==> flow/design.v <==
module interpolation (
    input           clk,
    input           RST,
    input           START,
    input   [5:0]   H0,
    input   [5:0]   V0,
    input   [3:0]   SW,
    input   [3:0]   SH,
    output          REN,
    input   [7:0]   R_DATA,
    output  [11:0]  ADDR,
    output  [7:0]   O_DATA,
    output          O_VALID
);
reg [5:0] reg_H0, reg_H0_next;
reg [5:0] reg_V0, reg_V0_next;
reg [3:0] reg_SW, reg_SW_next;
reg [3:0] reg_SH, reg_SH_next;
reg [11:0] reg_ADDR, reg_ADDR_next;
reg        output_valid, output_valid_next;  
reg        done, done_next;  
assign ADDR = reg_ADDR;
assign REN = 1'b0;
assign O_VALID = output_valid;
reg [9:0] width_sum, width_sum_next;
reg [9:0] height_sum, height_sum_next;
wire [5:0] X_lower, X_upper, Y_lower, Y_upper;
reg [5:0] last_y_row, last_y_row_next;  
reg x_divide, y_divide, x_divide_next, y_divide_next;
assign X_lower = width_sum[9:4];
assign X_upper = x_divide_next ? width_sum[9:4] : width_sum[9:4] + 1;
assign Y_lower = height_sum[9:4];
assign Y_upper = y_divide_next ? height_sum[9:4] : height_sum[9:4] + 1;
wire [5:0] next_X_lower, next_X_upper, next_Y_lower, next_Y_upper;
assign next_X_lower = width_sum_next[9:4];
assign next_X_upper = (width_sum_next[3:0] == 0) ? width_sum_next[9:4] : width_sum_next[9:4] + 1;
assign next_Y_lower = height_sum_next[9:4];
assign next_Y_upper = (height_sum_next[3:0] == 0) ? height_sum_next[9:4] : height_sum_next[9:4] + 1;
reg [3:0] x_ratio, x_ratio_next;  
reg [3:0] y_ratio, y_ratio_next;  
wire [7:0] left_margin, right_margin;
reg [7:0] data_y_lower [0:1];
reg [7:0] data_y_lower_next [0:1];
reg [7:0] data_y_upper [0:1];
reg [7:0] data_y_upper_next [0:1];
reg [4:0] count_cycle, count_cycle_next;
reg [1:0] pre_pre_state, pre_state, state, state_next;
wire pre_pre_state_is_11, pre_pre_state_is_10, pre_pre_state_is_01, pre_pre_state_is_00;
assign pre_pre_state_is_11 = pre_pre_state[1] & pre_pre_state[1];
assign pre_pre_state_is_00 = ~pre_pre_state[1] & ~pre_pre_state[0];
wire [5:0] x_ADDR, y_ADDR;
assign x_ADDR = state[1] ? X_upper : X_lower;
assign y_ADDR = state[0] ? Y_upper : Y_lower;
    Cal_Interpolation cal_inter_left (
        .DATA_1(data_y_lower[0]),
        .DATA_2(data_y_upper[0]),
        .ratio(y_ratio),
        .Out_DATA(left_margin)
    );
    Cal_Interpolation cal_inter_right (
        .DATA_1(data_y_lower[1]),
        .DATA_2(data_y_upper[1]),
        .ratio(y_ratio),
        .Out_DATA(right_margin)
    );
    Cal_Interpolation cal_inter (
        .DATA_1(left_margin),
        .DATA_2(right_margin),
        .ratio(x_ratio),
        .Out_DATA(O_DATA)
    );
always @(*)begin
    count_cycle_next = count_cycle;
    case(state)
        2'b00: begin
            if(y_divide_next | x_divide_next) begin
                state_next = 2'b11;
            end
            else begin
                state_next = 2'b01;
            end
        end
        2'b01: begin
            state_next = 2'b10;
        end
        2'b10: begin
            state_next = 2'b11;
        end
        2'b11: begin
            count_cycle_next = (count_cycle == 5'd16) ? 0 : count_cycle + 1;
            if(X_lower == next_X_lower && Y_upper == next_Y_upper) begin
                state_next = (X_upper == next_X_upper) ? 2'b11 : 2'b01;
            end
            else if(X_upper == next_X_lower) begin
                state_next = 2'b10;
            end
            else begin
                state_next = 2'b00;
            end
        end
    endcase
end
always @(*)begin
    reg_ADDR_next[5:0] = x_ADDR + reg_H0;
    reg_ADDR_next[11:6] = y_ADDR + reg_V0;
    output_valid_next = pre_state[1] & pre_state[0];
end
always @(*)begin
    case(pre_state)
        2'b00: begin
            data_y_lower_next[0] = R_DATA;
            data_y_lower_next[1] = x_divide ? R_DATA : data_y_lower[1];
            data_y_upper_next[0] = y_divide ? R_DATA : data_y_upper[0];
            data_y_upper_next[1] = data_y_upper[1];
        end
        2'b01: begin
            data_y_upper_next[0] = R_DATA;
            data_y_lower_next[0] = data_y_lower[0];
            data_y_lower_next[1] = data_y_lower[1];
            data_y_upper_next[1] = data_y_upper[1];
        end
        2'b10: begin
            data_y_lower_next[1] = R_DATA;
            data_y_lower_next[0] = pre_pre_state_is_11 ? data_y_lower[1] : data_y_lower[0];  
            data_y_upper_next[0] = pre_pre_state_is_11 ? data_y_upper[1] : data_y_upper[0];
            data_y_upper_next[1] = data_y_upper[1];
        end
        2'b11: begin
            data_y_upper_next[1] = R_DATA;
            data_y_lower_next[1] = y_divide ? R_DATA : data_y_lower[1];
            data_y_upper_next[0] = x_divide ? R_DATA : data_y_upper[0];
            data_y_lower_next[0] = y_divide ? data_y_upper[0] :
                                    x_divide ? data_y_lower[1] : data_y_lower[0];
        end
    endcase
end
always @(*)begin
    if(START) begin
        reg_H0_next = H0;
        reg_V0_next = V0;
        reg_SW_next = SW - 1;
        reg_SH_next = SH - 1;
    end
    else begin
        reg_H0_next = reg_H0;
        reg_V0_next = reg_V0;
        reg_SW_next = reg_SW;
        reg_SH_next = reg_SH;
    end
end
always @(*)begin
    if(state == 2'b11) begin
        if(count_cycle == 5'd16) begin
            width_sum_next = 0;
            height_sum_next = height_sum + reg_SH;
        end
        else begin
            width_sum_next = width_sum + reg_SW;
            height_sum_next = height_sum;
        end
    end
    else begin
        width_sum_next = width_sum;
        height_sum_next = height_sum;
    end
    x_divide_next = (width_sum[3:0] == 0);
    y_divide_next = (height_sum[3:0] == 0);
    x_ratio_next = width_sum[3:0];
    y_ratio_next = height_sum[3:0];
    if(height_sum[9:4] == reg_V0_next) begin
        done_next = 0;
    end
    else begin
        done_next = 1;
    end
end
always @(negedge clk) begin
    reg_ADDR <= reg_ADDR_next;
    data_y_lower[0] <= data_y_lower_next[0];
    data_y_lower[1] <= data_y_lower_next[1];
    data_y_upper[0] <= data_y_upper_next[0];
    data_y_upper[1] <= data_y_upper_next[1];
    output_valid <= output_valid_next;
end
always @(posedge clk) begin
    if(RST | START) begin
        width_sum <= 0;
        height_sum <= 0;
        state <= 2'b00;
        pre_state <= 2'b00;
        pre_pre_state <= 2'b00;
        x_divide <= 0;
        y_divide <= 0;
        x_ratio <= 0;
        y_ratio <= 0;
        done <= 1;
        count_cycle <= 0;
    end
    else begin
        width_sum <= width_sum_next;
        height_sum <= height_sum_next;
        state <= state_next;
        pre_state <= state;
        pre_pre_state <= pre_state;
        x_divide <= x_divide_next;
        y_divide <= y_divide_next;
        x_ratio <= x_ratio_next;
        y_ratio <= y_ratio_next;
        done <= done_next;
        count_cycle <= count_cycle_next;
    end
    reg_H0 <= reg_H0_next;
    reg_V0 <= reg_V0_next;
    reg_SW <= reg_SW_next;
    reg_SH <= reg_SH_next;
end
endmodule
module Cal_Interpolation (
    input   [7:0]   DATA_1,
    input   [7:0]   DATA_2,
    input   [3:0]   ratio,
    output  [7:0]   Out_DATA
);
    reg [3:0] flip_ratio;
    wire [7:0] d1_3, d1_2, d1_1, d1_0, d2_3, d2_2, d2_1, d2_0;
    wire [11:0] output_inter;
    assign d1_3 = {8{flip_ratio[3]}} & DATA_1;
    assign d1_2 = {8{flip_ratio[2]}} & DATA_1;
    assign d1_1 = {8{flip_ratio[1]}} & DATA_1;
    assign d1_0 = {8{flip_ratio[0]}} & DATA_1;
    assign d2_3 = {8{ratio[3]}} & DATA_2;
    assign d2_2 = {8{ratio[2]}} & DATA_2;
    assign d2_1 = {8{ratio[1]}} & DATA_2;
    assign d2_0 = {8{ratio[0]}} & DATA_2;
    assign output_inter = {d1_3, 3'b000} + {d1_2, 2'b00} + {d1_1, 1'b0} + d1_0 
                        + {d2_3, 3'b000} + {d2_2, 2'b00} + {d2_1, 1'b0} + d2_0 ;
    assign Out_DATA = (ratio == 4'b0000) ? DATA_1 : output_inter[11:4];
    always @(*)begin
        flip_ratio = ~ratio[3:0] + 1;
    end
endmodule
==> flow/run.sh <==
#!/bin/bash
# the make line also repeats each setting of config.mk as NAME=value (left out here)
make -C /OpenROAD-flow-scripts/flow DESIGN_CONFIG=/design/flow/config.mk WORK_HOME=/design/flow/orfs CLKGATE_MAP_FILE= finish
==> flow/config.mk <==
export PLATFORM = sky130hd
export DESIGN_NAME = interpolation
export DESIGN_NICKNAME = interpolation
export VERILOG_FILES = /design/flow/design.v
export SDC_FILE = /design/flow/constraint.sdc
export NUM_CORES = 4
export LEC_CHECK = 0
export ABC_AREA = 1
export CAP_MARGIN = 20
export CORE_MARGIN = 2
export CORE_UTILIZATION = 34
export CTS_CLUSTER_DIAMETER = 381
export CTS_CLUSTER_SIZE = 99
export SETUP_SLACK_MARGIN = 2.88
export SLEW_MARGIN = 20
==> flow/constraint.sdc <==
create_clock -name core_clock -period 32.0 [get_ports {clk}]
set_input_delay 6.4000 -clock core_clock [delete_from_list [all_inputs] [get_ports {clk}]]
set_output_delay 6.4000 -clock core_clock [all_outputs]
set_load 0.01 [all_outputs]
==> results of run 1 <==
cell type report:
type / count / area, µm² / share of cell area
clock buffer: 10 / 250.2 / 0.01958
clock inverter: 51 / 229.0 / 0.01791
inverter: 315 / 1187 / 0.09290
multi-input combinational: 916 / 7136 / 0.5583
sequential: 105 / 2623 / 0.2052
tap: 402 / 503.0 / 0.03935
timing repair buffer: 99 / 853.3 / 0.06676
layer usage:
metal	vias up	part of all wire	wire, µm	global-route usage
met5	-	0	0	0
met4	0	0.014	350	0.03581
met3	23	0.036	906	0.02475
met2	163	0.50	12510	0.2878
met1	4204	0.45	11130	0.1962
li1	4385	-	-	-
through the flow:
stage                     area, µm²  hold WS, ps  setup WS (ps)
final                         12780        502.3           1225
after global routing          12780        540.0          799.9
after CTS                     12600        506.8           1256
after detailed placement      11870        493.9           1130
after global placement        11870        480.0           1130
after floorplan               10940        447.5           2258
what timing repair did:
action | CTS | global route
setup buffers | 27 | 16
setup endpoints to repair | 8 | 8
pin swaps | 44 | 25
gates resized | 41 | 27
==> flow_metrics.env, run 1 <==
# yosys + openroad results
export IMPL_edf_count=52
export IMPL_power_density_nw_per_um2=26.60
export IMPL_n_antenna_cell=0
export IMPL_crit_path_end="O_DATA[7]"
export IMPL_setup_tns_ps=0
export IMPL_finalPower_uw=339.9
export IMPL_simple_gate_area_frac=0.2151
export IMPL_clock_latency_late_pin_ps=420
export IMPL_syn_area_per_cell_um2=7.936
export IMPL_critical_path_slowest_cell="fa_2"
export IMPL_hold_viol=0
export IMPL_globalplace_congestion=0.8650
export IMPL_instances_no_fill=1898
export IMPL_status="finished clean"
export IMPL_ys_cells=1367
export IMPL_dieArea_um2=33350
export IMPL_min_path_type="flop to flop"
export IMPL_synthDistinctLibCells=46
export IMPL_grt_pass1_vias=8950
export IMPL_syn_inst=1367
export IMPL_seq_power_share=0.462
export IMPL_via_per_inst=4.623
export IMPL_top_cells_by_count="inv_1 (306), nand2_1 (286), nor2_1 (143)"
export IMPL_r2r_cells=13
export IMPL_clock_sinks=105
export IMPL_antenna_left=0
export IMPL_min_from="count_cycle[1]"
export IMPL_max_slew_margin=0.2479
export IMPL_async_reset_ff_frac=0
export IMPL_route_detailed_drc=0
export IMPL_muxShareOfSynthArea=0.008188
export IMPL_xor_share=0.04279
export IMPL_log_warning_count=75
export IMPL_cts_buffer_depth=2
export IMPL_cts_htree_levels=3
export IMPL_grt_util_all_layers=0.1580
export IMPL_drv_cap=0
export IMPL_swShare=0.3019
export IMPL_area_growth_pct=17.81
export IMPL_coreArea_um2=31470
export IMPL_wl_per_cell_um=13.12
export IMPL_numPortBuffers=51
export IMPL_cpMostUsedCell="fa_1"
export IMPL_critPathBufInv=9
export IMPL_hold_path_end="count_cycle[1]"
export IMPL_rr_endpoint="reg_ADDR[11]"
export IMPL_fp_dieH_um=182.6
export IMPL_path_depth=43
export IMPL_drtIter0Drc=588
export IMPL_fp_utilization=0.3447
export IMPL_r2r_slack_ps=13040
export IMPL_reg2reg_from="height_sum[1]"
export IMPL_yosysTopAreaCellShare=0.2454
export IMPL_clk_pin_slew_worst_paths_ps=90
export IMPL_fillers=3207
export IMPL_dp_hpwl_mm=19.47
export IMPL_startpoint="data_y_upper[1][2]"
export IMPL_cp_max_fo=3
export IMPL_vias=8775
export IMPL_ys_chip_area_um2=10850
export IMPL_powerClk_uw=138
export IMPL_grt_pass1_wl_mm=42.57
export IMPL_cts_hold_buffers=0
export IMPL_p_switching_uw=102.6
export IMPL_syn_area_um2=10850
export IMPL_overflow=0
export IMPL_placedCellCount=1795
export IMPL_critPathLaunchType="flop"
export IMPL_antenna_found_initial=0
export IMPL_firstDrtPassIters=6
export IMPL_routed_wl_mm=24.90
export IMPL_pg_seq_uw=157
export IMPL_rsz0062_at_grt="true"
export IMPL_numSynthFlops=105
export IMPL_clock_skew_ps=66.83
export IMPL_synthAoiAreaFrac=0.05443
export IMPL_internal_power_uw=237.3
export IMPL_cts_root_buf="clkbuf_16"
export IMPL_final_core_util=0.4061
export IMPL_p_comb_uw=44.7
export IMPL_largest_area_cell="fa_1"
export IMPL_p_clk_frac=0.407
export IMPL_fp_nets=1592
export IMPL_ir_drop_mv=0.02433
export IMPL_numCtsBuffers=9
export IMPL_ios=53
export IMPL_criticalPathCategory="flop to primary output"
export IMPL_ys_sh_adder=0.3158
export IMPL_tightest_slew_ps=1127
export IMPL_nets=1716
export IMPL_most_common_cell="inv_1"
export IMPL_postSynthSeqShare=0.2417
export IMPL_area_leaders="fa_1 (25%), edfxtp_1 (14%), inv_1 (11%)"
export IMPL_cts_tree="done"
export IMPL_setup_viol=0
export IMPL_yosysWarnings=10
export IMPL_cp_top_family="adder cells"
export IMPL_critPathCaptureType="primary output"
export IMPL_whs_path_depth=2
export IMPL_synthTopLogicFamily="adder cells"
export IMPL_p_leak_nw=6.482
export IMPL_std_cell_rows=65
export IMPL_slowest_delay_ps=540
export IMPL_power_frac_comb=0.132
export IMPL_maxPowerGroup="sequential cells"
export IMPL_ff_type="dfxtp_1"
export IMPL_drv_slew=0
export IMPL_critical_path_arrival_ps=24380
export IMPL_die_w_um=182.6
export IMPL_critPathRequiredTime_ps=25600
export IMPL_grt_max_degree=34
==> run 2, diff against run 1 <==
Settings changed: CORE_UTILIZATION 34 to 68, CTS_CLUSTER_DIAMETER 381 to not set, CTS_CLUSTER_SIZE 99 to not set, SETUP_SLACK_MARGIN 2.88 to not set.
Clock period 32.0 ns to 20.8 ns, I/O delays scaled along.
==> run 2 against run 1 <==
The layout now fails its checks (setup timing). Non-clock buffer count increased by 47. Utilization increased by 42 points. Routed wire length increased by 1.1%. Sequential power increased by 52%. Clock power increased by 54%. Synthesized area unchanged. Clock skew increased by 13 ps. Via count increased by 5.5%. Largest cell class unchanged.
==> flow_metrics.env, run 2 <==
# yosys + openroad results
export IMPL_overflow=0
export IMPL_ys_cells=1367
export IMPL_xor_share=0.04279
export IMPL_simple_gate_area_frac=0.2151
export IMPL_max_slew_margin=0.3235
export IMPL_whs_path_depth=2
export IMPL_cts_htree_levels=3
export IMPL_reg2reg_from="height_sum[1]"
export IMPL_cp_top_family="adder cells"
export IMPL_cts_root_buf="clkbuf_16"
export IMPL_coreArea_um2=15710
export IMPL_drtIter0Drc=626
export IMPL_clock_skew_ps=80.26
export IMPL_synthTopLogicFamily="adder cells"
export IMPL_cts_tree="done"
export IMPL_path_depth=38
export IMPL_most_common_cell="inv_1"
export IMPL_log_warning_count=77
export IMPL_edf_count=52
export IMPL_clk_pin_slew_worst_paths_ps=70
export IMPL_power_frac_comb=0.148
export IMPL_setup_viol=8
export IMPL_synthAoiAreaFrac=0.05443
export IMPL_cts_hold_buffers=0
export IMPL_tightest_slew_ps=1014
export IMPL_min_path_type="flop to flop"
export IMPL_internal_power_uw=365.1
export IMPL_slowest_delay_ps=540
export IMPL_syn_area_um2=10850
export IMPL_drv_cap=0
export IMPL_ir_drop_mv=0.05442
export IMPL_critPathRequiredTime_ps=16640
export IMPL_grt_pass1_vias=8910
export IMPL_crit_path_end="O_DATA[7]"
export IMPL_powerClk_uw=213
export IMPL_swShare=0.3111
export IMPL_p_switching_uw=164.9
export IMPL_power_density_nw_per_um2=40.93
export IMPL_ys_sh_adder=0.3158
export IMPL_die_w_um=130.3
export IMPL_area_growth_pct=19.35
export IMPL_synthDistinctLibCells=46
export IMPL_dp_hpwl_mm=18.79
export IMPL_hold_viol=0
export IMPL_cts_buffer_depth=2
export IMPL_critical_path_arrival_ps=18800
export IMPL_grt_util_all_layers=0.3052
export IMPL_dieArea_um2=16980
export IMPL_wl_per_cell_um=14.30
export IMPL_status="complete, but fails checks"
export IMPL_ios=53
export IMPL_numSynthFlops=105
export IMPL_yosysTopAreaCellShare=0.2454
export IMPL_finalPower_uw=530.0
export IMPL_postSynthSeqShare=0.2417
export IMPL_muxShareOfSynthArea=0.008188
export IMPL_routed_wl_mm=25.16
export IMPL_via_per_inst=5.264
export IMPL_dp_slack_ps=-2154
export IMPL_so_faults="setup timing"
export IMPL_globalplace_congestion=0.9228
export IMPL_n_antenna_cell=0
export IMPL_syn_inst=1367
export IMPL_grt_max_degree=34
export IMPL_p_leak_nw=6.685
export IMPL_std_cell_rows=46
export IMPL_critPathCaptureType="primary output"
export IMPL_ff_type="dfxtp_1"
export IMPL_rr_endpoint="reg_ADDR[11]"
export IMPL_hold_path_end="count_cycle[1]"
export IMPL_cpMostUsedCell="fa_1"
export IMPL_yosysWarnings=10
export IMPL_clock_latency_late_pin_ps=440
export IMPL_critical_path_slowest_cell="fa_1"
export IMPL_numPortBuffers=51
export IMPL_critPathLaunchType="flop"
export IMPL_async_reset_ff_frac=0
export IMPL_antenna_left=0
export IMPL_criticalPathCategory="flop to primary output"
export IMPL_p_clk_frac=0.401
export IMPL_p_comb_uw=78.4
export IMPL_top_cells_by_count="inv_1 (306), nand2_1 (286), nor2_1 (143)"
export IMPL_maxPowerGroup="sequential cells"
export IMPL_placed_cell_area_um2=12170
export IMPL_numCtsBuffers=9
export IMPL_clock_sinks=105
export IMPL_fp_dieH_um=130.3
export IMPL_drv_slew=0
export IMPL_area_leaders="fa_1 (25%), edfxtp_1 (14%), inv_1 (11%)"
export IMPL_rsz0062_at_grt="true"
export IMPL_critPathBufInv=10
export IMPL_r2r_cells=13
export IMPL_postLayoutCellArea_um2=12950
export IMPL_vias=9259
export IMPL_min_from="count_cycle[1]"
export IMPL_seq_power_share=0.451
export IMPL_grt_pass1_wl_mm=40.59
export IMPL_setup_slack_ps=-2162
export IMPL_antenna_found_initial=0
export IMPL_fp_utilization=0.6905
export IMPL_cp_max_fo=4
export IMPL_firstDrtPassIters=5
export IMPL_syn_area_per_cell_um2=7.936
export IMPL_final_core_util=0.8241
export IMPL_r2r_slack_ps=7480
export IMPL_pg_seq_uw=239
export IMPL_ys_chip_area_um2=10850
export IMPL_route_detailed_drc=0
export IMPL_startpoint="data_y_upper[1][4]"
export IMPL_largest_area_cell="fa_1"
export IMPL_nets=1763
export IMPL_fp_nets=1592
## run 2: metrics by stage
step / std cells / TNS [ps] / hold WS [ps]
after floorplan: 1367 / -5644 / 447.5
after global placement: 1680 / -11940 / 483.9
after detailed placement: 1680 / -13280 / 489.0
after CTS: 1745 / -13630 / 500.6
after global routing: 1759 / -15770 / 542.8
final: 1759 / -13290 / 496.6
## run 2: what timing repair did
action	CTS	global route
buffers inserted	5	15
endpoints found under the setup margin	8	8
pin swaps	36	76
cloned	0	0
resized	50	49
## run 2: final cells by class
class	count	area, µm²
clock buffer	9	225.2
clock inverter	52	250.2
tap	216	270.3
sequential	105	2623
fill	1023	2764
timing repair buffer	146	1205
multi-input combinational	916	7188
inverter	315	1187
## run 2: layer usage
layer,part of all wire,global-route usage
met5,0,0
met1,0.40,0.3834
met3,0.052,0.04305
met2,0.51,0.5377
met4,0.034,0.1164
==> run 3, diff against run 2 <==
Settings changed: ABC_AREA 1 to 0, CAP_MARGIN 20 to 40, CELL_PAD_IN_SITES_DETAIL_PLACEMENT set to 2, CORE_ASPECT_RATIO set to 1.73, CORE_MARGIN 2 to 4, CORE_UTILIZATION 68 to 40, CTS_CLUSTER_DIAMETER set to 183, GPL_TIMING_DRIVEN set to 0, HOLD_SLACK_MARGIN set to 0.03, PLACE_DENSITY set to 0.95, SLEW_MARGIN 20 to 5, TNS_END_PERCENT set to 45.
Clock period 20.8 ns to 32.8 ns, I/O delays scaled along.
==> run 3 against run 2 <==
Still fails the layout checks on setup timing. Critical path type unchanged. Via count is 5.3% higher. Die size up 72%. Clock power is 21% lower. Synthesized area fell by 2.4%. Combinational power is about 40% lower. Power down 30%. Highest routed layer unchanged.
==> flow_metrics.env, run 3 <==
# yosys + openroad results
export IMPL_r2r_slack_ps=12950
export IMPL_internal_power_uw=231.7
export IMPL_std_cell_rows=78
export IMPL_p_comb_uw=46.9
export IMPL_vias=9754
export IMPL_critPathRequiredTime_ps=26240
export IMPL_drtIter0Drc=815
export IMPL_die_w_um=131.7
export IMPL_clk_pin_slew_worst_paths_ps=90
export IMPL_dp_hpwl_mm=35.33
export IMPL_finalPower_uw=369.2
export IMPL_holdWs_ps=517.9
export IMPL_path_depth=34
export IMPL_fp_utilization=0.4049
export IMPL_cp_top_family="adder cells"
export IMPL_placedCellCount=1506
export IMPL_crit_path_end="O_DATA[7]"
export IMPL_cpMostUsedCell="fa_1"
export IMPL_hold_viol=0
export IMPL_numSynthFlops=105
export IMPL_coreArea_um2=26160
export IMPL_antenna_found_initial=1
export IMPL_instances_no_fill=1589
export IMPL_numPortBuffers=51
export IMPL_criticalPathCategory="flop to primary output"
export IMPL_cts_htree_levels=3
export IMPL_ys_cells=1133
export IMPL_power_density_nw_per_um2=30.00
export IMPL_status="complete, but fails checks"
export IMPL_swShare=0.3723
export IMPL_hold_path_end="count_cycle[1]"
export IMPL_dieArea_um2=29240
export IMPL_syn_area_per_cell_um2=9.348
export IMPL_ys_sh_adder=0.3234
export IMPL_top_cells_by_count="inv_1 (162), fa_1 (133), nor2_1 (108)"
export IMPL_p_switching_uw=137.5
export IMPL_critPathBufInv=7
export IMPL_cts_hold_buffers=0
export IMPL_edf_count=52
export IMPL_ff_type="dfxtp_1"
export IMPL_synthDistinctLibCells=62
export IMPL_ios=53
export IMPL_fp_nets=1358
export IMPL_drv_cap=0
export IMPL_p_leak_nw=5.641
export IMPL_route_detailed_drc=0
export IMPL_critical_path_arrival_ps=26420
export IMPL_power_frac_comb=0.127
export IMPL_max_slew_margin=0.4242
export IMPL_postSynthSeqShare=0.2476
export IMPL_seq_power_share=0.418
export IMPL_maxPowerGroup="the clock network"
export IMPL_reg2reg_from="width_sum[1]"
export IMPL_critPathCaptureType="primary output"
export IMPL_whs_path_depth=2
export IMPL_largest_area_cell="fa_1"
export IMPL_synthTopLogicFamily="adder cells"
export IMPL_log_warning_count=73
export IMPL_clock_latency_late_pin_ps=500
export IMPL_globalplace_congestion=0.8969
export IMPL_firstDrtPassIters=5
export IMPL_setup_slack_ps=-177.0
export IMPL_yosysTopAreaCellShare=0.2514
export IMPL_nets=1488
export IMPL_startpoint="data_y_upper[0][4]"
export IMPL_area_growth_pct=16.20
export IMPL_critPathLaunchType="flop"
export IMPL_ys_chip_area_um2=10590
export IMPL_synthAoiAreaFrac=0.08447
export IMPL_setup_viol=2
export IMPL_cts_tree="done"
export IMPL_simple_gate_area_frac=0.1770
export IMPL_cts_buffer_depth=2
export IMPL_min_from="count_cycle[1]"
export IMPL_clock_sinks=105
export IMPL_overflow=0
export IMPL_grt_pass1_wl_mm=73.15
export IMPL_syn_area_um2=10590
export IMPL_r2r_cells=10
export IMPL_drv_slew=0
export IMPL_min_path_type="flop to flop"
export IMPL_p_clk_frac=0.455
export IMPL_grt_max_degree=24
export IMPL_grt_pass1_vias=11130
export IMPL_clock_skew_ps=119.8
export IMPL_routed_wl_mm=53.33
export IMPL_setup_tns_ps=-243.1
export IMPL_xor_share=0.06450
export IMPL_cp_max_fo=5
export IMPL_area_leaders="fa_1 (25%), edfxtp_1 (15%), dfxtp_1 (10%)"
export IMPL_powerClk_uw=168
export IMPL_pg_seq_uw=154
export IMPL_async_reset_ff_frac=0
export IMPL_antenna_left=0
export IMPL_slowest_delay_ps=760
export IMPL_grt_util_all_layers=0.3372
export IMPL_critical_path_slowest_cell="fa_1"
export IMPL_syn_inst=1133
export IMPL_ir_drop_mv=0.02822
export IMPL_cts_root_buf="clkbuf_16"
export IMPL_fp_dieH_um=222.0
export IMPL_wl_per_cell_um=33.56
export IMPL_most_common_cell="inv_1"
export IMPL_numCtsBuffers=9
export IMPL_tightest_slew_ps=857.6
export IMPL_rsz0062_at_grt="true"
export IMPL_rr_endpoint="reg_ADDR[5]"
export IMPL_so_faults="setup timing"
export IMPL_via_per_inst=6.138
export IMPL_muxShareOfSynthArea=0.02776
export IMPL_yosysWarnings=10
-- run 3: final cells by class --
class                   count  area (µm²)
multi-input cells         822        7247
plain buffers              43       181.4
flip-flops and latches    105        2623
fillers                  2805       13850
clock buffers               9       225.2
inverters                 162       608.1
diodes                      1       2.502
clock inverters            52       297.8
well taps                 320       400.4
repair buffers             75       721.9
-- run 3: metrics by stage --
stage,util,worst slack (ps),cell area [µm²]
3_5_place_dp,0.4413,7.777,11540
2_1_floorplan,-,1863,10590
3_3_place_gp,0.4398,858.9,11500
6_report,0.4705,-177.0,12310
5_1_grt,0.4704,-493.6,12300
4_1_cts,0.4643,18.87,12140
-- run 3: per-layer routing --
layer  track usage  vias up  part of all wire
met5       0.01515        -                 0
met4        0.2648        0              0.10
met3       0.08220      335             0.071
met2        0.5809      586              0.49
met1        0.3466     4939              0.33
li1              -     3894                 -
-- run 3: what timing repair did --
item,CTS,global route
setup buffers,6,13
pin swaps,1,3
endpoints found under the setup margin,4,4
hold endpoints to repair,0,0
gates resized,11,12
==> run 4, diff against run 3 <==
Settings changed: ABC_AREA 0 to not set, CAP_MARGIN 40 to 15, CELL_PAD_IN_SITES_DETAIL_PLACEMENT 2 to not set, CORE_ASPECT_RATIO 1.73 to not set, CORE_MARGIN 4 to 2, CORE_UTILIZATION 40 to 69, CTS_CLUSTER_DIAMETER 183 to 306, CTS_CLUSTER_SIZE set to 97, GPL_TIMING_DRIVEN 0 to not set, HOLD_SLACK_MARGIN 0.03 to not set, PLACE_DENSITY 0.95 to 0.43, SETUP_SLACK_MARGIN set to -0.49, SLEW_MARGIN 5 to 20, TNS_END_PERCENT 45 to 5.
Clock period 32.8 ns to 14.5 ns, I/O delays scaled along.
==> run 4 against run 3 <==
Still fails the layout checks on setup timing. Clock skew shrank 42 ps. Worst hold slack got worse by 5.2 ps. Clock power increased by 85%. Die size down 44%. Register-to-register slack worse by 8700 ps. Combinational power is 93% higher. Critical path depth is the same. First-iteration DRC count shrank 42%. Sequential power rose by 120%. Synthesized cell count stayed put. Worst setup slack got worse by 3700 ps. Highest routed layer unchanged.
==> flow_metrics.env, run 4 <==
# yosys + openroad results
export IMPL_status="complete, but fails checks"
export IMPL_so_faults="setup timing"
export IMPL_coreArea_um2=15090
export IMPL_slowest_delay_ps=520
export IMPL_overflow=0
export IMPL_synthAoiAreaFrac=0.08447
export IMPL_drtIter0Drc=476
export IMPL_n_antenna_cell=0
export IMPL_critPathRequiredTime_ps=11600
export IMPL_muxShareOfSynthArea=0.02776
export IMPL_fp_nets=1358
export IMPL_power_density_nw_per_um2=59.31
export IMPL_std_cell_rows=45
export IMPL_cts_hold_buffers=0
export IMPL_setup_tns_ps=-27800
export IMPL_ir_drop_mv=0.09455
export IMPL_simple_gate_area_frac=0.1770
export IMPL_clock_latency_late_pin_ps=440
export IMPL_reg2reg_from="height_sum[3]"
export IMPL_ys_chip_area_um2=10590
export IMPL_postLayoutCellArea_um2=12490
export IMPL_grt_max_degree=33
export IMPL_min_from="count_cycle[1]"
export IMPL_cts_htree_levels=3
export IMPL_wl_per_cell_um=15.28
export IMPL_critical_path_arrival_ps=15470
export IMPL_yosysTopAreaCellShare=0.2514
export IMPL_syn_area_per_cell_um2=9.348
export IMPL_edf_count=52
export IMPL_syn_area_um2=10590
export IMPL_vias=8180
export IMPL_tightest_slew_ps=999.4
export IMPL_critPathCaptureType="primary output"
export IMPL_startpoint="data_y_upper[1][2]"
export IMPL_power_frac_comb=0.122
export IMPL_routed_wl_mm=22.48
export IMPL_globalplace_congestion=0.9620
export IMPL_r2r_slack_ps=4230
export IMPL_criticalPathCategory="flop to primary output"
export IMPL_clock_sinks=105
export IMPL_top_cells_by_count="inv_1 (162), fa_1 (133), nor2_1 (108)"
export IMPL_fp_utilization=0.7019
export IMPL_finalPower_uw=740.5
export IMPL_p_switching_uw=223.7
export IMPL_antenna_left=0
export IMPL_synthTopLogicFamily="adder cells"
export IMPL_pg_seq_uw=340
export IMPL_crit_path_end="O_DATA[7]"
export IMPL_yosysWarnings=10
export IMPL_clock_skew_ps=78.15
export IMPL_syn_inst=1133
export IMPL_via_per_inst=5.561
export IMPL_rsz0062_at_grt="true"
export IMPL_setup_viol=8
export IMPL_log_warning_count=77
export IMPL_dp_hpwl_mm=17.06
export IMPL_critPathLaunchType="flop"
export IMPL_route_detailed_drc=0
export IMPL_clk_pin_slew_worst_paths_ps=70
export IMPL_cts_tree="done"
export IMPL_cp_max_fo=3
export IMPL_holdWs_ps=512.7
export IMPL_hold_viol=0
export IMPL_numPortBuffers=51
export IMPL_numSynthFlops=105
export IMPL_area_leaders="fa_1 (25%), edfxtp_1 (15%), dfxtp_1 (10%)"
export IMPL_die_w_um=127.9
export IMPL_placed_cell_area_um2=11870
export IMPL_xor_share=0.06450
export IMPL_async_reset_ff_frac=0
export IMPL_most_common_cell="inv_1"
export IMPL_path_depth=34
export IMPL_drv_slew=0
export IMPL_p_clk_frac=0.418
export IMPL_seq_power_share=0.460
export IMPL_cpMostUsedCell="fa_1"
export IMPL_fillers=975
export IMPL_numCtsBuffers=9
export IMPL_rr_endpoint="reg_ADDR[11]"
export IMPL_setup_slack_ps=-3874
export IMPL_whs_path_depth=2
export IMPL_nets=1503
export IMPL_min_path_type="flop to flop"
export IMPL_grt_pass1_vias=8377
export IMPL_postSynthSeqShare=0.2476
export IMPL_cts_root_buf="clkbuf_16"
export IMPL_ys_sh_adder=0.3234
export IMPL_final_core_util=0.8274
export IMPL_critical_path_slowest_cell="fa_1"
export IMPL_register_area_um2=2624
export IMPL_drv_cap=0
export IMPL_synthDistinctLibCells=62
export IMPL_r2r_cells=9
export IMPL_p_leak_nw=5.798
export IMPL_p_comb_uw=90.6
export IMPL_ys_cells=1133
export IMPL_combGateArea_um2=7441
export IMPL_fp_dieH_um=127.9
export IMPL_max_slew_margin=0.3289
export IMPL_ios=53
export IMPL_antenna_found_initial=0
export IMPL_dieArea_um2=16360
export IMPL_internal_power_uw=516.8
export IMPL_maxPowerGroup="sequential cells"
export IMPL_area_growth_pct=17.89
export IMPL_cp_top_family="adder cells"
export IMPL_grt_util_all_layers=0.2966
export IMPL_critPathBufInv=6
export IMPL_grt_pass1_wl_mm=38.66
export IMPL_firstDrtPassIters=5
export IMPL_largest_area_cell="fa_1"
export IMPL_hold_path_end="count_cycle[1]"
export IMPL_cts_buffer_depth=2
export IMPL_powerClk_uw=310
export IMPL_swShare=0.3021
export IMPL_ff_type="dfxtp_1"
## run 4: layout make-up
class | instances | share of cell area
timing repair buffer | 133 | 0.08728
clock buffer | 9 | 0.01804
multi-input combinational | 822 | 0.5960
tap | 188 | 0.01884
clock inverter | 52 | 0.02084
inverter | 162 | 0.04890
sequential | 105 | 0.2101
## run 4: layer usage
| metal | track usage | vias to the layer above | wire (µm) |
|---|---|---|---|
| met5 | 0 | - | 0 |
| met4 | 0.1099 | 0 | 593 |
| met3 | 0.04883 | 53 | 993 |
| met2 | 0.5282 | 250 | 11660 |
| met1 | 0.3644 | 3960 | 9233 |
| li1 | - | 3917 | - |
## run 4: through the flow
| step | setup WS, ps | cells |
|---|---|---|
| floorplan | -3080 | 1133 |
| global placement | -3760 | 1405 |
| detailed placement | -3902 | 1405 |
| CTS | -3865 | 1470 |
| global route | -4270 | 1471 |
| finish | -3874 | 1471 |
## run 4: repair_timing
item	4_1_cts	5_1_grt
setup endpoints to repair	8	8
setup buffers	5	1
endpoints found under the hold margin	0	0
pin swaps	57	15
resized	58	2
==> run 5, diff against run 4 <==
Settings changed: ABC_AREA set to 1, CAP_MARGIN 15 to 20, CORE_UTILIZATION 69 to 72, CTS_CLUSTER_DIAMETER 306 to not set, CTS_CLUSTER_SIZE 97 to not set, MAX_ROUTING_LAYER set to met4, PLACE_DENSITY 0.43 to not set, PLACE_DENSITY_LB_ADDON set to 0.24, SETUP_SLACK_MARGIN -0.49 to 0.88, TNS_END_PERCENT 5 to 35.
Clock period 14.5 ns to 15.2 ns, I/O delays scaled along.
==> run 5 against run 4 <==
The layout still fails its checks (setup timing). Synthesized area up 2.4%. Critical path depth up 9. Clock skew up 33 ps. Sequential cell count unchanged. Global-route usage up 10 points. Cell area up 3.8%. Worst hold slack worse by 23 ps. Synthesized cell count up 21%. Via count up 32%. Critical endpoint unchanged. Largest power group unchanged.
==> flow_metrics.env, run 5 <==
# yosys + openroad results
export IMPL_setup_viol=8
export IMPL_instances_no_fill=1734
export IMPL_top_cells_by_count="inv_1 (306), nand2_1 (286), nor2_1 (143)"
export IMPL_via_per_inst=6.205
export IMPL_tightest_slew_ps=1073
export IMPL_yosysWarnings=10
export IMPL_critPathCaptureType="primary output"
export IMPL_max_slew_margin=0.2839
export IMPL_clock_sinks=105
export IMPL_clock_skew_ps=110.9
export IMPL_route_detailed_drc=0
export IMPL_drtIter0Drc=1615
export IMPL_synthTopLogicFamily="adder cells"
export IMPL_critical_path_slowest_cell="fa_1"
export IMPL_critical_path_arrival_ps=16790
export IMPL_overflow=0
export IMPL_final_core_util=0.8849
export IMPL_numSynthFlops=105
export IMPL_syn_area_um2=10850
export IMPL_most_common_cell="inv_1"
export IMPL_edf_count=52
export IMPL_cts_hold_buffers=0
export IMPL_p_clk_frac=0.408
export IMPL_so_faults="setup timing"
export IMPL_min_path_type="flop to flop"
export IMPL_seq_power_share=0.439
export IMPL_rr_endpoint="reg_ADDR[11]"
export IMPL_critPathRequiredTime_ps=12160
export IMPL_ys_sh_adder=0.3158
export IMPL_nets=1770
export IMPL_fp_utilization=0.7409
export IMPL_syn_inst=1367
export IMPL_startpoint="data_y_upper[1][3]"
export IMPL_die_w_um=126.8
export IMPL_postSynthSeqShare=0.2417
export IMPL_grt_pass1_vias=10620
export IMPL_clk_pin_slew_worst_paths_ps=90
export IMPL_internal_power_uw=497.7
export IMPL_swShare=0.3341
export IMPL_path_depth=43
export IMPL_dieArea_um2=16070
export IMPL_grt_util_all_layers=0.3988
export IMPL_whs_path_depth=2
export IMPL_dp_hpwl_mm=19.80
export IMPL_log_warning_count=76
export IMPL_ios=53
export IMPL_cp_max_fo=4
export IMPL_syn_area_per_cell_um2=7.936
export IMPL_drv_slew=0
export IMPL_status="complete, but fails checks"
export IMPL_async_reset_ff_frac=0
export IMPL_p_switching_uw=249.7
export IMPL_synthDistinctLibCells=46
export IMPL_cts_buffer_depth=2
export IMPL_ir_drop_mv=0.07490
export IMPL_powerClk_uw=305
export IMPL_synthAoiAreaFrac=0.05443
export IMPL_vias=10760
export IMPL_ys_cells=1367
export IMPL_yosysTopAreaCellShare=0.2454
export IMPL_largest_area_cell="fa_1"
export IMPL_r2r_slack_ps=4620
export IMPL_maxPowerGroup="sequential cells"
export IMPL_area_growth_pct=19.44
export IMPL_hold_viol=0
export IMPL_std_cell_rows=44
export IMPL_hold_path_end="x_ratio[3]"
export IMPL_numCtsBuffers=9
export IMPL_pg_seq_uw=328
export IMPL_placedCellCount=1644
export IMPL_firstDrtPassIters=6
export IMPL_p_leak_nw=6.738
export IMPL_fp_nets=1592
export IMPL_finalPower_uw=747.4
export IMPL_cts_root_buf="clkbuf_16"
export IMPL_area_leaders="fa_1 (25%), edfxtp_1 (14%), inv_1 (11%)"
export IMPL_antenna_found_initial=0
export IMPL_simple_gate_area_frac=0.2151
export IMPL_power_density_nw_per_um2=57.68
export IMPL_numPortBuffers=51
export IMPL_grt_max_degree=34
export IMPL_slowest_delay_ps=610
export IMPL_critPathBufInv=11
export IMPL_muxShareOfSynthArea=0.008188
export IMPL_antenna_left=0
export IMPL_cp_top_family="adder cells"
export IMPL_globalplace_congestion=0.9181
export IMPL_setup_slack_ps=-4625
export IMPL_drv_cap=0
export IMPL_xor_share=0.04279
export IMPL_n_antenna_cell=0
export IMPL_critPathLaunchType="flop"
export IMPL_wl_per_cell_um=19.72
export IMPL_crit_path_end="O_DATA[7]"
export IMPL_r2r_cells=13
export IMPL_rsz0062_at_grt="true"
export IMPL_fp_dieH_um=126.8
export IMPL_coreArea_um2=14640
export IMPL_ys_chip_area_um2=10850
export IMPL_cts_tree="done"
export IMPL_min_from="width_sum[3]"
export IMPL_ff_type="dfxtp_1"
export IMPL_routed_wl_mm=34.19
export IMPL_power_frac_comb=0.154
export IMPL_clock_latency_late_pin_ps=480
export IMPL_reg2reg_from="height_sum[1]"
export IMPL_criticalPathCategory="flop to primary output"
export IMPL_p_comb_uw=115
export IMPL_grt_pass1_wl_mm=49.11
export IMPL_holdWs_ps=489.4
export IMPL_cts_htree_levels=3
run 5: area by class of cell:
cell class / instances / area (µm²)
Sequential cell: 105 / 2623
Tap cell: 184 / 230.2
Fill cell: 665 / 1685
Inverter: 315 / 1190
Multi-Input combinational cell: 916 / 7192
Clock inverter: 51 / 231.5
Clock buffer: 10 / 230.2
Timing Repair Buffer: 153 / 1262
run 5: stage by stage:
step	TNS (ps)	worst slack (ps)	area, µm²
5_1_grt	-33980	-4869	12960
3_5_place_dp	-26820	-4014	12100
2_1_floorplan	-19080	-2782	10940
3_3_place_gp	-24900	-3611	12100
4_1_cts	-27770	-3984	12720
6_report	-32420	-4625	12960
run 5: per-layer routing:
metal  share of wire  track usage
met1            0.33       0.4373
met2            0.47       0.6766
met3            0.11      0.08098
met4           0.095       0.2334
met5               0            -
run 5: what timing repair did:
item,4_1_cts,5_1_grt
setup endpoints to repair,8,8
resized,50,43
pin swaps,52,48
buffers inserted,16,14
==> run 6, diff against run 5 <==
Settings changed: CAP_MARGIN 20 to 40, CTS_CLUSTER_DIAMETER set to 95, CTS_CLUSTER_SIZE set to 75, GPL_ROUTABILITY_DRIVEN set to 0, MAX_ROUTING_LAYER met4 to not set, PLACE_DENSITY_LB_ADDON 0.24 to 0.11, SETUP_SLACK_MARGIN 0.88 to -1.39, TNS_END_PERCENT 35 to not set.
Clock period 15.2 ns to 19.5 ns, I/O delays scaled along.
==> run 6 against run 5 <==
Still fails the layout checks on setup timing. Cell area grew 1.1%. Synthesized area unchanged. Clock skew down 4.8 ps. Count of clock-buffer cells in the layout is 1 lower. Sequential power is 22% lower. Global-route usage fell by 1.6 points. First-iteration DRC count is 24% lower. Non-clock buffer count grew 6. Largest cell class unchanged. Highest routed layer unchanged.
==> flow_metrics.env, run 6 <==
# yosys + openroad results
export IMPL_syn_area_um2=10850
export IMPL_combGateArea_um2=7252
export IMPL_hold_viol=0
export IMPL_setup_viol=8
export IMPL_ys_cells=1367
export IMPL_reg2reg_from="height_sum[1]"
export IMPL_numPortBuffers=51
export IMPL_overflow=0
export IMPL_critPathRequiredTime_ps=15600
export IMPL_drtIter0Drc=1228
export IMPL_rsz0062_at_grt="true"
export IMPL_cts_buffer_depth=2
export IMPL_p_leak_nw=6.789
export IMPL_fp_dieH_um=126.8
export IMPL_internal_power_uw=389.7
export IMPL_critPathCaptureType="primary output"
export IMPL_most_common_cell="inv_1"
export IMPL_so_faults="setup timing"
export IMPL_final_core_util=0.8948
export IMPL_numSynthFlops=105
export IMPL_critical_path_arrival_ps=19020
export IMPL_grt_pass1_vias=10640
export IMPL_postLayoutCellArea_um2=13100
export IMPL_routed_wl_mm=33.66
export IMPL_placed_cell_area_um2=12120
export IMPL_cts_tree="done"
export IMPL_yosysTopAreaCellShare=0.2454
export IMPL_firstDrtPassIters=8
export IMPL_startpoint="data_y_upper[1][3]"
export IMPL_grt_pass1_wl_mm=48.58
export IMPL_ios=53
export IMPL_synthTopLogicFamily="adder cells"
export IMPL_register_area_um2=2623
export IMPL_synthDistinctLibCells=46
export IMPL_powerClk_uw=236
export IMPL_clock_latency_late_pin_ps=480
export IMPL_log_warning_count=75
export IMPL_rr_endpoint="reg_ADDR[11]"
export IMPL_cp_top_family="adder cells"
export IMPL_antenna_found_initial=0
export IMPL_critical_path_slowest_cell="fa_1"
export IMPL_r2r_cells=13
export IMPL_antenna_left=0
export IMPL_p_clk_frac=0.406
export IMPL_ys_chip_area_um2=10850
export IMPL_syn_inst=1367
export IMPL_min_from="count_cycle[1]"
export IMPL_cts_root_buf="clkbuf_16"
export IMPL_die_w_um=126.8
export IMPL_fp_utilization=0.7409
export IMPL_holdWs_ps=499.8
export IMPL_whs_path_depth=2
export IMPL_synthAoiAreaFrac=0.05443
export IMPL_tightest_slew_ps=982.5
export IMPL_via_per_inst=6.110
export IMPL_swShare=0.3297
export IMPL_clock_skew_ps=106.2
export IMPL_max_slew_margin=0.3441
export IMPL_ir_drop_mv=0.06047
export IMPL_critPathLaunchType="flop"
export IMPL_dieArea_um2=16070
export IMPL_syn_area_per_cell_um2=7.936
export IMPL_criticalPathCategory="flop to primary output"
export IMPL_muxShareOfSynthArea=0.008188
export IMPL_dp_hpwl_mm=19.45
export IMPL_vias=10630
export IMPL_fillers=679
export IMPL_std_cell_rows=44
export IMPL_pg_seq_uw=256
export IMPL_setup_slack_ps=-3418
export IMPL_xor_share=0.04279
export IMPL_p_switching_uw=191.6
export IMPL_hold_path_end="count_cycle[1]"
export IMPL_r2r_slack_ps=6690
export IMPL_cpMostUsedCell="nor2_2"
export IMPL_yosysWarnings=10
export IMPL_area_leaders="fa_1 (25%), edfxtp_1 (14%), inv_1 (11%)"
export IMPL_largest_area_cell="fa_1"
export IMPL_crit_path_end="O_DATA[7]"
export IMPL_wl_per_cell_um=19.34
export IMPL_ff_type="dfxtp_1"
export IMPL_slowest_delay_ps=670
export IMPL_cts_hold_buffers=0
export IMPL_simple_gate_area_frac=0.2151
export IMPL_async_reset_ff_frac=0
export IMPL_p_comb_uw=89.7
export IMPL_power_density_nw_per_um2=44.36
export IMPL_grt_max_degree=32
export IMPL_clk_pin_slew_worst_paths_ps=70
export IMPL_min_path_type="flop to flop"
export IMPL_drv_cap=0
export IMPL_path_depth=43
export IMPL_top_cells_by_count="inv_1 (306), nand2_1 (286), nor2_1 (143)"
export IMPL_power_frac_comb=0.154
export IMPL_coreArea_um2=14640
export IMPL_ys_sh_adder=0.3158
export IMPL_clock_sinks=105
export IMPL_edf_count=52
export IMPL_cp_max_fo=4
export IMPL_seq_power_share=0.440
export IMPL_cts_htree_levels=3
export IMPL_numCtsBuffers=9
export IMPL_route_detailed_drc=0
export IMPL_maxPowerGroup="sequential cells"
export IMPL_area_growth_pct=20.78
export IMPL_n_antenna_cell=0
export IMPL_drv_slew=0
export IMPL_fp_nets=1592
export IMPL_critPathBufInv=10
export IMPL_postSynthSeqShare=0.2417
export IMPL_status="complete, but fails checks"
export IMPL_grt_util_all_layers=0.3827
export IMPL_nets=1776
[run 6: layer usage]
metal / GRT usage / up-vias / part of all wire
li1: - / 4524 / -
met4: 0.2443 / 0 / 0.088
met2: 0.6617 / 900 / 0.47
met1: 0.4326 / 4871 / 0.32
met5: 0 / - / 0
met3: 0.08098 / 336 / 0.12
[run 6: final cells by class]
class | instances | share of cell area
clock buffer | 9 | 0.01719
clock inverter | 52 | 0.01833
inverter | 315 | 0.09061
multi-input combinational | 916 | 0.5534
sequential | 105 | 0.2001
tap | 184 | 0.01757
timing repair buffer | 159 | 0.1027
[run 6: through the flow]
stage	power (mW)	setup TNS, ps	setup WS [ps]	instances
3_5_place_dp	0.3524	-16100	-2544	1645
5_1_grt	0.5986	-23930	-3608	1740
6_report	0.5813	-22640	-3418	1740
3_3_place_gp	0.3497	-14890	-2361	1643
2_1_floorplan	0.3094	-8764	-1492	1367
4_1_cts	0.5633	-17090	-2449	1725
[run 6: timing repair]
action / in CTS / in global routing
endpoints found under the setup margin: 8 / 8
cloned: 0 / 0
pin swaps: 93 / 49
gates resized: 59 / 46
hold endpoints to repair: 0 / 0
buffers inserted: 35 / 12
==> run 7, diff against run 6 <==
Settings changed: CAP_MARGIN 40 to 20, CORE_ASPECT_RATIO set to 0.5, CORE_UTILIZATION 72 to 40, CTS_CLUSTER_DIAMETER 95 to 220, CTS_CLUSTER_SIZE 75 to 100, GPL_ROUTABILITY_DRIVEN 0 to not set, MAX_ROUTING_LAYER set to met4, PLACE_DENSITY_LB_ADDON 0.11 to 0.06, SETUP_SLACK_MARGIN -1.39 to 4.3, SLEW_MARGIN 20 to 15, TNS_END_PERCENT set to 10.
Clock period 19.5 ns to 17.4 ns, I/O delays scaled along.
==> run 7 against run 6 <==
Still fails the layout checks on setup timing. Via count shrank 15%. Cell count grew 9.7%. Die size grew 78%. Worst setup slack gained 350 ps. Critical path depth shrank 1. Non-clock buffer count grew 1. Largest power group unchanged.
==> flow_metrics.env, run 7 <==
# yosys + openroad results
export IMPL_pg_seq_uw=286
export IMPL_yosysTopAreaCellShare=0.2454
export IMPL_critical_path_slowest_cell="fa_2"
export IMPL_numSynthFlops=105
export IMPL_antenna_left=0
export IMPL_die_w_um=236.9
export IMPL_fp_utilization=0.4088
export IMPL_ff_type="dfxtp_1"
export IMPL_power_density_nw_per_um2=46.79
export IMPL_hold_path_end="count_cycle[1]"
export IMPL_p_switching_uw=182.0
export IMPL_globalplace_congestion=0.9190
export IMPL_route_detailed_drc=0
export IMPL_syn_area_per_cell_um2=7.936
export IMPL_clock_latency_late_pin_ps=420
export IMPL_min_from="count_cycle[1]"
export IMPL_dieArea_um2=28540
export IMPL_min_path_type="flop to flop"
export IMPL_cts_htree_levels=3
export IMPL_postSynthSeqShare=0.2417
export IMPL_syn_area_um2=10850
export IMPL_most_common_cell="inv_1"
export IMPL_firstDrtPassIters=5
export IMPL_slowest_delay_ps=560
export IMPL_clk_pin_slew_worst_paths_ps=70
export IMPL_critPathCaptureType="primary output"
export IMPL_setup_viol=8
export IMPL_largest_area_cell="fa_1"
export IMPL_ios=53
export IMPL_log_warning_count=75
export IMPL_reg2reg_from="height_sum[1]"
export IMPL_path_depth=42
export IMPL_synthTopLogicFamily="adder cells"
export IMPL_yosysWarnings=10
export IMPL_clock_sinks=105
export IMPL_startpoint="data_y_upper[0][4]"
export IMPL_cts_buffer_depth=2
export IMPL_whs_path_depth=2
export IMPL_dp_hpwl_mm=22.38
export IMPL_cp_max_fo=5
export IMPL_clock_skew_ps=64.48
export IMPL_p_comb_uw=95.1
export IMPL_critPathRequiredTime_ps=13920
export IMPL_finalPower_uw=613.3
export IMPL_drtIter0Drc=468
export IMPL_drv_slew=0
export IMPL_fp_nets=1592
export IMPL_seq_power_share=0.466
export IMPL_r2r_cells=11
export IMPL_ir_drop_mv=0.04824
export IMPL_internal_power_uw=431.3
export IMPL_grt_pass1_wl_mm=44.60
export IMPL_synthDistinctLibCells=46
export IMPL_instances_no_fill=1909
export IMPL_rr_endpoint="reg_ADDR[11]"
export IMPL_r2r_slack_ps=5820
export IMPL_maxPowerGroup="sequential cells"
export IMPL_cts_tree="done"
export IMPL_crit_path_end="O_DATA[7]"
export IMPL_grt_max_degree=34
export IMPL_critPathLaunchType="flop"
export IMPL_critical_path_arrival_ps=16990
export IMPL_fp_dieH_um=120.5
export IMPL_status="complete, but fails checks"
export IMPL_tightest_slew_ps=1022
export IMPL_cts_hold_buffers=0
export IMPL_muxShareOfSynthArea=0.008188
export IMPL_ys_chip_area_um2=10850
export IMPL_cts_root_buf="clkbuf_16"
export IMPL_grt_pass1_vias=8913
export IMPL_area_leaders="fa_1 (25%), edfxtp_1 (14%), inv_1 (11%)"
export IMPL_swShare=0.2967
export IMPL_routed_wl_mm=27.31
export IMPL_p_leak_nw=6.767
export IMPL_synthAoiAreaFrac=0.05443
export IMPL_power_frac_comb=0.155
export IMPL_rsz0062_at_grt="true"
export IMPL_nets=1777
export IMPL_vias=8991
export IMPL_p_clk_frac=0.379
export IMPL_ys_cells=1367
export IMPL_ys_sh_adder=0.3158
export IMPL_setup_slack_ps=-3067
export IMPL_std_cell_rows=42
export IMPL_via_per_inst=4.710
export IMPL_wl_per_cell_um=14.30
export IMPL_critPathBufInv=10
export IMPL_hold_viol=0
export IMPL_max_slew_margin=0.3178
export IMPL_powerClk_uw=232
export IMPL_numPortBuffers=51
export IMPL_numCtsBuffers=9
export IMPL_top_cells_by_count="inv_1 (306), nand2_1 (286), nor2_1 (143)"
export IMPL_syn_inst=1367
export IMPL_so_faults="setup timing"
export IMPL_antenna_found_initial=0
export IMPL_async_reset_ff_frac=0
export IMPL_overflow=0
export IMPL_xor_share=0.04279
export IMPL_n_antenna_cell=0
export IMPL_simple_gate_area_frac=0.2151
export IMPL_cp_top_family="adder cells"
export IMPL_cpMostUsedCell="fa_1"
export IMPL_grt_util_all_layers=0.2043
export IMPL_drv_cap=0
export IMPL_coreArea_um2=26540
export IMPL_edf_count=52
export IMPL_area_growth_pct=20.82
export IMPL_criticalPathCategory="flop to primary output"
export IMPL_placedCellCount=1826
==> run 7: metrics by stage <==
| stage | setup TNS (ps) | area [µm²] | setup slack [ps] | hold slack (ps) | utilization |
|---|---|---|---|---|---|
| after global routing | -24200 | 13110 | -3547 | 535.6 | 0.4939 |
| final | -20860 | 13110 | -3067 | 509.1 | 0.4939 |
| after floorplan | -13800 | 10940 | -2122 | 447.5 | - |
| after global placement | -20960 | 12410 | -3163 | 482.7 | 0.4677 |
| after CTS | -21330 | 12920 | -3140 | 512.2 | 0.4870 |
| after detailed placement | -21490 | 12410 | -3218 | 501.0 | 0.4677 |
==> run 7: repair_timing <==
action / in CTS / in global routing
buffers inserted: 15 / 7
setup endpoints to repair: 21 / 8
pin swaps: 44 / 40
gates resized: 98 / 29
==> run 7: final cells by class <==
class                      count  area (µm²)
clock buffer                   9       225.2
clock inverter                52       219.0
fill                        2637       13430
inverter                     315        1187
multi-input combinational    916        7147
sequential                   105        2623
tap                          352       440.4
timing repair buffer         160        1266
==> run 7: layer usage <==
| layer | up-vias | global-route usage | part of all wire |
|---|---|---|---|
| met1 | 4308 | 0.2705 | 0.48 |
| met5 | - | - | 0 |
| met2 | 154 | 0.3316 | 0.46 |
| li1 | 4507 | - | - |
| met4 | 0 | 0.04549 | 0.010 |
| met3 | 22 | 0.03470 | 0.044 |
==> run 8, diff against run 7 <==
Settings changed: CAP_MARGIN 20 to 0, CORE_ASPECT_RATIO 0.5 to 0.72, CORE_UTILIZATION 40 to 72, CTS_CLUSTER_DIAMETER 220 to 395, CTS_CLUSTER_SIZE 100 to 46, HOLD_SLACK_MARGIN set to 0.3, PLACE_DENSITY_LB_ADDON 0.06 to not set, SETUP_SLACK_MARGIN 4.3 to -0.35, TNS_END_PERCENT 10 to not set.
Clock period 17.4 ns to 5.37 ns, I/O delays scaled along.
==> run 8 against run 7 <==
Still fails the layout checks on setup timing. Sequential share of layout area is 0.67 points lower. Critical path depth is 2 lower. Global-route usage is 23 points higher. Count of clock-buffer cells in the layout is 2 higher. Cell count is 5.4% lower. Die size is 44% lower. Register-to-register slack worse by 6000 ps. Sequential power went up to 3.2 times the previous value. Worst setup slack worse by 4300 ps. Sequential cell count stayed put. Critical path type unchanged. Critical endpoint unchanged. Largest power group unchanged.
==> flow_metrics.env, run 8 <==
# yosys + openroad results
export IMPL_hold_path_end="x_ratio[0]"
export IMPL_fp_nets=1592
export IMPL_route_detailed_drc=0
export IMPL_most_common_cell="inv_1"
export IMPL_cpMostUsedCell="fa_1"
export IMPL_startpoint="data_y_upper[1][2]"
export IMPL_ir_drop_mv=0.1760
export IMPL_overflow=0
export IMPL_powerClk_uw=924
export IMPL_via_per_inst=6.134
export IMPL_p_clk_frac=0.415
export IMPL_p_leak_nw=7.007
export IMPL_clock_skew_ps=98.49
export IMPL_numSynthFlops=105
export IMPL_top_cells_by_count="inv_1 (306), nand2_1 (286), nor2_1 (143)"
export IMPL_drv_cap=0
export IMPL_syn_area_um2=10850
export IMPL_synthAoiAreaFrac=0.05443
export IMPL_numPortBuffers=51
export IMPL_min_from="width_sum[0]"
export IMPL_yosysWarnings=10
export IMPL_power_density_nw_per_um2=164.0
export IMPL_power_frac_comb=0.167
export IMPL_setup_viol=11
export IMPL_clock_latency_late_pin_ps=460
export IMPL_cp_max_fo=5
export IMPL_dieArea_um2=16080
export IMPL_p_comb_uw=371
export IMPL_globalplace_congestion=0.9463
export IMPL_hold_viol=0
export IMPL_ys_sh_adder=0.3158
export IMPL_area_growth_pct=25.00
export IMPL_slowest_delay_ps=560
export IMPL_crit_path_end="O_DATA[7]"
export IMPL_criticalPathCategory="flop to primary output"
export IMPL_antenna_found_initial=1
export IMPL_tightest_slew_ps=960.9
export IMPL_holdWs_ps=524.8
export IMPL_maxPowerGroup="sequential cells"
export IMPL_nets=1824
export IMPL_critPathRequiredTime_ps=4300
export IMPL_yosysTopAreaCellShare=0.2454
export IMPL_drtIter0Drc=1658
export IMPL_placed_cell_area_um2=12550
export IMPL_combGateArea_um2=7302
export IMPL_firstDrtPassIters=8
export IMPL_ys_cells=1367
export IMPL_xor_share=0.04279
export IMPL_clk_pin_slew_worst_paths_ps=80
export IMPL_routed_wl_mm=38.05
export IMPL_syn_inst=1367
export IMPL_rsz0062_at_grt="true"
export IMPL_fillers=651
export IMPL_fp_utilization=0.7290
export IMPL_grt_max_degree=31
export IMPL_min_path_type="flop to flop"
export IMPL_p_switching_uw=737.3
export IMPL_numCtsBuffers=9
export IMPL_synthDistinctLibCells=46
export IMPL_area_leaders="fa_1 (25%), edfxtp_1 (14%), inv_1 (11%)"
export IMPL_rr_endpoint="reg_ADDR[5]"
export IMPL_vias=11070
export IMPL_seq_power_share=0.418
export IMPL_setup_slack_ps=-7360
export IMPL_cts_buffer_depth=2
export IMPL_die_w_um=148.7
export IMPL_fp_dieH_um=108.2
export IMPL_critical_path_arrival_ps=11660
export IMPL_setup_tns_ps=-53480
export IMPL_clock_sinks=105
export IMPL_grt_pass1_vias=10560
export IMPL_grt_util_all_layers=0.4363
export IMPL_muxShareOfSynthArea=0.008188
export IMPL_edf_count=52
export IMPL_max_slew_margin=0.3587
export IMPL_drv_slew=0
export IMPL_critPathBufInv=8
export IMPL_status="complete, but fails checks"
export IMPL_reg2reg_from="width_sum[1]"
export IMPL_cp_top_family="adder cells"
export IMPL_critPathCaptureType="primary output"
export IMPL_grt_pass1_wl_mm=52.30
export IMPL_postSynthSeqShare=0.2417
export IMPL_coreArea_um2=14880
export IMPL_internal_power_mw=1.486
export IMPL_path_depth=40
export IMPL_cts_root_buf="clkbuf_16"
export IMPL_antenna_left=0
export IMPL_ff_type="dfxtp_1"
export IMPL_log_warning_count=77
export IMPL_largest_area_cell="fa_1"
export IMPL_wl_per_cell_um=21.08
export IMPL_simple_gate_area_frac=0.2151
export IMPL_ys_chip_area_um2=10850
export IMPL_pg_seq_uw=929
export IMPL_so_faults="setup timing"
export IMPL_r2r_cells=12
export IMPL_critPathLaunchType="flop"
export IMPL_swShare=0.3316
export IMPL_synthTopLogicFamily="adder cells"
export IMPL_syn_area_per_cell_um2=7.936
export IMPL_async_reset_ff_frac=0
export IMPL_finalPower_mw=2.223
export IMPL_critical_path_slowest_cell="fa_1"
export IMPL_cts_htree_levels=3
export IMPL_r2r_slack_ps=-150
export IMPL_ios=53
export IMPL_cts_tree="done"
export IMPL_dp_slack_ps=-6841
export IMPL_postLayoutCellArea_um2=13560
export IMPL_whs_path_depth=2
export IMPL_register_area_um2=2623
export IMPL_std_cell_rows=38
export IMPL_dp_hpwl_mm=22.37
export IMPL_cts_hold_buffers=0
-- run 8: through the flow --
stage                     std cells  utilization
after floorplan                1367            -
after global placement         1715       0.8436
after detailed placement       1715       0.8436
after CTS                      1787       0.8895
after global routing           1805       0.9113
final                          1805       0.9113
-- run 8: layout make-up --
cell class                 count  share of cell area
timing repair buffer         207              0.1251
tap                          200             0.01845
antenna                        1           0.0001845
clock buffer                  11             0.02030
sequential                   105              0.1934
inverter                     315             0.08774
multi-input combinational    916              0.5384
clock inverter                50             0.01642
-- run 8: what timing repair did --
action | CTS | global route
gates resized | 87 | 56
endpoints found under the setup margin | 8 | 9
setup buffers | 13 | 17
pin swaps | 91 | 50
-- run 8: routing by layer --
layer,track usage,vias up,share of wire
met5,-,-,0
met4,0.2007,0,0.078
met3,0.09662,334,0.14
met2,0.6948,1048,0.45
met1,0.5404,5079,0.34
li1,-,4611,-
==> run 9, diff against run 8 <==
Settings changed: CAP_MARGIN 0 to 20, CORE_ASPECT_RATIO 0.72 to not set, CTS_CLUSTER_DIAMETER 395 to 306, CTS_CLUSTER_SIZE 46 to 96, HOLD_SLACK_MARGIN 0.3 to not set, MAX_ROUTING_LAYER met4 to not set, PLACE_DENSITY_LB_ADDON set to 0.06, SETUP_SLACK_MARGIN -0.35 to 4.68, SLEW_MARGIN 15 to 20, TNS_END_PERCENT set to 15.
Clock period 5.37 ns to 19.1 ns, I/O delays scaled along.
==> run 9 against run 8 <==
The layout still fails its checks (setup timing). Utilization shrank 3.7 points. First-iteration DRC count fell by 31%. Worst setup slack gained 4100 ps. Cell count down 4.3%. Sequential cell count is the same. Register-to-register slack improved by 6800 ps. Die size about the same. Critical path depth is 1 higher. Sequential share of layout area is 1.2 points higher. Critical endpoint unchanged. Largest power group unchanged.
==> flow_metrics.env, run 9 <==
# yosys + openroad results
export IMPL_overflow=0
export IMPL_drtIter0Drc=1150
export IMPL_xor_share=0.04279
export IMPL_ios=53
export IMPL_p_switching_uw=180.9
export IMPL_cts_root_buf="clkbuf_16"
export IMPL_grt_util_all_layers=0.3720
export IMPL_clock_latency_late_pin_ps=470
export IMPL_antenna_left=0
export IMPL_cp_top_family="adder cells"
export IMPL_register_area_um2=2623
export IMPL_ys_cells=1367
export IMPL_cts_buffer_depth=2
export IMPL_path_depth=41
export IMPL_hold_viol=0
export IMPL_fp_utilization=0.7409
export IMPL_hold_path_end="x_ratio[2]"
export IMPL_swShare=0.3155
export IMPL_via_per_inst=5.843
export IMPL_holdWs_ps=508.1
export IMPL_muxShareOfSynthArea=0.008188
export IMPL_ys_sh_adder=0.3158
export IMPL_critPathCaptureType="primary output"
export IMPL_postSynthSeqShare=0.2417
export IMPL_numCtsBuffers=9
export IMPL_combGateArea_um2=7107
export IMPL_area_growth_pct=17.97
export IMPL_rr_endpoint="reg_ADDR[11]"
export IMPL_syn_inst=1367
export IMPL_syn_area_um2=10850
export IMPL_std_cell_rows=44
export IMPL_cts_hold_buffers=0
export IMPL_placedCellCount=1648
export IMPL_dp_slack_ps=-2700
export IMPL_pg_seq_uw=260
export IMPL_tightest_slew_ps=1027
export IMPL_die_w_um=126.8
export IMPL_cpMostUsedCell="fa_1"
export IMPL_drv_slew=0
export IMPL_antenna_found_initial=0
export IMPL_ir_drop_mv=0.05918
export IMPL_synthAoiAreaFrac=0.05443
export IMPL_whs_path_depth=2
export IMPL_startpoint="data_y_upper[0][2]"
export IMPL_maxPowerGroup="sequential cells"
export IMPL_clk_pin_slew_worst_paths_ps=80
export IMPL_instances_no_fill=1727
export IMPL_synthTopLogicFamily="adder cells"
export IMPL_numSynthFlops=105
export IMPL_rsz0062_at_grt="true"
export IMPL_critical_path_slowest_cell="fa_1"
export IMPL_r2r_cells=13
export IMPL_clock_sinks=105
export IMPL_globalplace_congestion=0.8940
export IMPL_so_faults="setup timing"
export IMPL_nets=1763
export IMPL_p_clk_frac=0.399
export IMPL_critPathLaunchType="flop"
export IMPL_drv_cap=0
export IMPL_max_slew_margin=0.3150
export IMPL_cts_tree="done"
export IMPL_final_core_util=0.8740
export IMPL_grt_pass1_wl_mm=47.21
export IMPL_criticalPathCategory="flop to primary output"
export IMPL_wl_per_cell_um=17.93
export IMPL_top_cells_by_count="inv_1 (306), nand2_1 (286), nor2_1 (143)"
export IMPL_synthDistinctLibCells=46
export IMPL_log_warning_count=75
export IMPL_reg2reg_from="height_sum[1]"
export IMPL_min_from="width_sum[2]"
export IMPL_grt_pass1_vias=10410
export IMPL_p_comb_uw=84.3
export IMPL_ff_type="dfxtp_1"
export IMPL_internal_power_uw=392.4
export IMPL_critPathBufInv=9
export IMPL_seq_power_share=0.454
export IMPL_vias=10090
export IMPL_fp_nets=1592
export IMPL_most_common_cell="inv_1"
export IMPL_yosysWarnings=10
export IMPL_p_leak_nw=6.720
export IMPL_critical_path_arrival_ps=18520
export IMPL_numPortBuffers=51
export IMPL_r2r_slack_ps=6610
export IMPL_crit_path_end="O_DATA[7]"
export IMPL_fillers=788
export IMPL_largest_area_cell="fa_1"
export IMPL_postLayoutCellArea_um2=12800
export IMPL_placed_cell_area_um2=12130
export IMPL_coreArea_um2=14640
export IMPL_slowest_delay_ps=770
export IMPL_edf_count=52
export IMPL_setup_viol=8
export IMPL_firstDrtPassIters=8
export IMPL_yosysTopAreaCellShare=0.2454
export IMPL_clock_skew_ps=109.7
export IMPL_status="complete, but fails checks"
export IMPL_area_leaders="fa_1 (25%), edfxtp_1 (14%), inv_1 (11%)"
export IMPL_route_detailed_drc=0
export IMPL_grt_max_degree=32
export IMPL_ys_chip_area_um2=10850
export IMPL_routed_wl_mm=30.97
export IMPL_powerClk_uw=229
export IMPL_simple_gate_area_frac=0.2151
export IMPL_setup_slack_ps=-3243
export IMPL_dieArea_um2=16070
export IMPL_power_frac_comb=0.147
export IMPL_dp_hpwl_mm=19.49
export IMPL_cp_max_fo=3
export IMPL_cts_htree_levels=3
export IMPL_critPathRequiredTime_ps=15280
export IMPL_min_path_type="flop to flop"
export IMPL_fp_dieH_um=126.8
export IMPL_async_reset_ff_frac=0
export IMPL_syn_area_per_cell_um2=7.936
export IMPL_n_antenna_cell=0
export IMPL_power_density_nw_per_um2=44.79
## run 9: per-stage QoR
stage                     setup TNS, ps  total power, mW
after global routing             -24370           0.5939
after global placement           -15600           0.3573
after CTS                        -17340           0.5667
after detailed placement         -17240           0.3601
final                            -21910           0.5733
after floorplan                   -9724           0.3159
## run 9: layout make-up
class / count / area share
clock inverters: 52 / 0.01818
multi-input cells: 916 / 0.5553
flip-flops and latches: 105 / 0.2049
clock buffers: 9 / 0.01760
inverters: 315 / 0.09297
repair buffers: 146 / 0.09307
well taps: 184 / 0.01799
## run 9: layer usage
metal  GRT usage  vias up  share of wire  wire, µm
met4      0.2553        0          0.078      2401
met2      0.6509      684           0.49     15170
met5           0        -              0         0
li1            -     4486              -         -
met1      0.4088     4669           0.33     10320
met3     0.07423      251          0.099      3074
## run 9: repair_timing
action,in CTS,in global routing
setup endpoints to repair,21,10
buffers inserted,14,5
resized,65,15
pin swaps,47,17
Power and IR drop assume default switching activity.
